==> run X <==
// mips16_core
module mips16_core(
	input clk,
	input rst,  
	output [9:0] imem_addr,
	input [15:0] imem_rdata,
	output [9:0] dmem_addr,
	output dmem_we,
	output [15:0] dmem_wdata,
	input [15:0] dmem_rdata,
	input [15:0] in_data,
	output rf_we,
	output [4:0] rf_waddr,
	output [15:0] rf_wdata
	);
clock: 13.0 ns
lec_check: 0
abc_area: 1
cap_margin: 20
core_margin: 2
core_utilization: 72
cts_cluster_size: 15
place_density_lb_addon: 0.05
setup_slack_margin: 0.62
slew_margin: 20
run.sh (not shown) runs the stock make flow with config.mk's settings and CLKGATE_MAP_FILE=.
==> run G (differences from run X) <==
ABC_AREA = default   (was 1)
CELL_PAD_IN_SITES_GLOBAL_PLACEMENT = 1   (was default)
CORE_UTILIZATION = 40   (was 72)
CTS_CLUSTER_SIZE = default   (was 15)
MAX_ROUTING_LAYER = met4   (was default)
PLACE_DENSITY_LB_ADDON = default   (was 0.05)
SETUP_SLACK_MARGIN = default   (was 0.62)
SLEW_MARGIN = 10   (was 20)
TNS_END_PERCENT = 10   (was default)
==> flow/constraint.sdc (replaced) <==
create_clock -name core_clock -period 37.6 [get_ports {clk}]
set_input_delay 7.5200 -clock core_clock [delete_from_list [all_inputs] [get_ports {clk}]]
set_output_delay 7.5200 -clock core_clock [all_outputs]
set_load 0.01 [all_outputs]
==> impl_metrics.csv <==
group,metric,value,unit
outcome,status,"finished with violations",
outcome,violatedChecks,"negative setup slack",
timing,final_worst_setup_slack,-3.60,ns
timing,finalSetupViolations,538,
logic_synthesis,top_cells_by_area,"edfxtp_1, nor2_1, ha_1",
the above is filed under run G

==> impl_metrics.csv <==
group,metric,value,unit
logic_synthesis,top_cells_by_area,"edfxtp_1, nand2_1, nand3_1",
logic_synthesis,ys_sh_xor,0.0230,
outcome,status,"did not finish",
outcome,lastStage,"5_1_grt",
logic_synthesis,synth_chip_area,46500,um^2
outcome,firstError,"[ERROR GRT-0116] Global routing finished with congestion. Check the congestion regions in the DRC Viewer.",
the above is filed under run X



==> run a: inputs <==
mips16_core again, from the RTL that the note above started with.
==> flow/config.mk <==
export PLATFORM = sky130hd
export DESIGN_NAME = mips16_core
export DESIGN_NICKNAME = mips16_core
export VERILOG_FILES = /design/flow/design.v
export SDC_FILE = /design/flow/constraint.sdc
export NUM_CORES = 4
export LEC_CHECK = 0
export ABC_AREA = 1
export CAP_MARGIN = 20
export CORE_MARGIN = 2
export CORE_UTILIZATION = 72
export CTS_CLUSTER_SIZE = 15
export PLACE_DENSITY_LB_ADDON = 0.05
export SETUP_SLACK_MARGIN = 3.6
export SLEW_MARGIN = 20
==> flow/constraint.sdc <==
create_clock -name core_clock -period 13.3 [get_ports {clk}]
set_input_delay 2.6600 -clock core_clock [delete_from_list [all_inputs] [get_ports {clk}]]
set_output_delay 2.6600 -clock core_clock [all_outputs]
set_load 0.01 [all_outputs]
==> run b (differences from run a) <==
Settings changed: ABC_AREA 1 to not set, CORE_UTILIZATION 72 to 40, CTS_CLUSTER_SIZE 15 to not set, PLACE_DENSITY_LB_ADDON 0.05 to not set, SETUP_SLACK_MARGIN 3.6 to not set.
==> flow/constraint.sdc (replaced) <==
create_clock -name core_clock -period 28.0 [get_ports {clk}]
set_input_delay 5.6000 -clock core_clock [delete_from_list [all_inputs] [get_ports {clk}]]
set_output_delay 5.6000 -clock core_clock [all_outputs]
set_load 0.01 [all_outputs]
==> run c (differences from run a) <==
Settings changed: CORE_UTILIZATION 72 to 58, CTS_CLUSTER_SIZE 15 to not set, HOLD_SLACK_MARGIN set to 0.27, PLACE_DENSITY_LB_ADDON 0.05 to not set, SETUP_SLACK_MARGIN 3.6 to 5.0.
==> flow/constraint.sdc (replaced) <==
create_clock -name core_clock -period 24.7 [get_ports {clk}]
set_input_delay 4.9400 -clock core_clock [delete_from_list [all_inputs] [get_ports {clk}]]
set_output_delay 4.9400 -clock core_clock [all_outputs]
set_load 0.01 [all_outputs]
==> report_table.html <==
<h3>Run summary</h3>
<table>
<tr><th>Metric</th><th>Value</th></tr>
<tr><th colspan="2">Synth</th></tr>
<tr><td>Average instance area after synthesis</td><td>7.23 sq um</td></tr>
<tr><td>Post-synthesis net count</td><td>6803</td></tr>
<tr><td>Post-Synth AOI/OAI Area</td><td>9.15%</td></tr>
<tr><td>Most area-consuming cells after synthesis</td><td>sky130_fd_sc_hd__edfxtp_1 (34%), sky130_fd_sc_hd__nand2_1 (15%), sky130_fd_sc_hd__nand3_1 (10%), sky130_fd_sc_hd__ha_1 (6.5%), sky130_fd_sc_hd__nor2_1 (6.0%)</td></tr>
<tr><th colspan="2">Run status</th></tr>
<tr><td>Layout check failures</td><td>setup timing</td></tr>
<tr><td>Outcome</td><td>failed layout checks</td></tr>
<tr><th colspan="2">Place</th></tr>
<tr><td>Worst Setup Slack post-DPL</td><td>-11.97 ns</td></tr>
<tr><td>Final estimated routing congestion in global placement</td><td>1.12</td></tr>
<tr><th colspan="2">Floorplanning</th></tr>
<tr><td>Die outline area</td><td>82400 sq um</td></tr>
<tr><th colspan="2">STA</th></tr>
<tr><td>Setup violations, final</td><td>538</td></tr>
<tr><td>Final critical-path setup slack</td><td>-11.96 ns</td></tr>
</table>
The numbers above come from run c.

==> report_table.html <==
<h3>Flow metrics</h3>
<table>
<tr><th>Metric</th><th>Value</th></tr>
<tr><th colspan="2">Place</th></tr>
<tr><td>Final estimated routing congestion in global placement</td><td>1.27</td></tr>
<tr><td>Worst Setup Slack post-DPL</td><td>-21.05 ns</td></tr>
<tr><th colspan="2">Run status</th></tr>
<tr><td>Outcome</td><td>stopped before the end</td></tr>
<tr><td>Stop err</td><td>[ERROR GRT-0116] Global routing finished with congestion. Check the congestion regions in the DRC Viewer.</td></tr>
<tr><td>Stage where the flow stopped</td><td>5_1_grt</td></tr>
<tr><th colspan="2">Floorplanning</th></tr>
<tr><td>Die outline area</td><td>66600 sq um</td></tr>
<tr><th colspan="2">Synth</th></tr>
<tr><td>Most area-consuming cells after synthesis</td><td>sky130_fd_sc_hd__edfxtp_1 (34%), sky130_fd_sc_hd__nand2_1 (15%), sky130_fd_sc_hd__nand3_1 (10%), sky130_fd_sc_hd__ha_1 (6.5%), sky130_fd_sc_hd__nor2_1 (6.0%)</td></tr>
<tr><td>Average instance area after synthesis</td><td>7.23 sq um</td></tr>
<tr><td>Synth async-reset ratio</td><td>0%</td></tr>
<tr><td>Post-synthesis net count</td><td>6803</td></tr>
<tr><th colspan="2">Clock network</th></tr>
<tr><td>Number of clock sinks</td><td>546</td></tr>
<tr><td>Clock tree buffer depth</td><td>3</td></tr>
</table>
The numbers above come from run a.

==> report_table.html <==
<h3>Run summary</h3>
<table>
<tr><th>Metric</th><th>Value</th></tr>
<tr><th colspan="2">Run status</th></tr>
<tr><td>Outcome</td><td>failed layout checks</td></tr>
<tr><td>Layout check failures</td><td>setup timing</td></tr>
<tr><th colspan="2">Synth</th></tr>
<tr><td>Average instance area after synthesis</td><td>8.52 sq um</td></tr>
<tr><td>Most area-consuming cells after synthesis</td><td>sky130_fd_sc_hd__edfxtp_1 (34%), sky130_fd_sc_hd__nor2_1 (6.7%), sky130_fd_sc_hd__ha_1 (6.4%), sky130_fd_sc_hd__nand2_1 (5.6%), sky130_fd_sc_hd__mux2i_1 (4.8%)</td></tr>
<tr><th colspan="2">STA</th></tr>
<tr><td>Setup violations, final</td><td>538</td></tr>
<tr><td>Final critical-path setup slack</td><td>-11.21 ns</td></tr>
</table>
The numbers above come from run b.

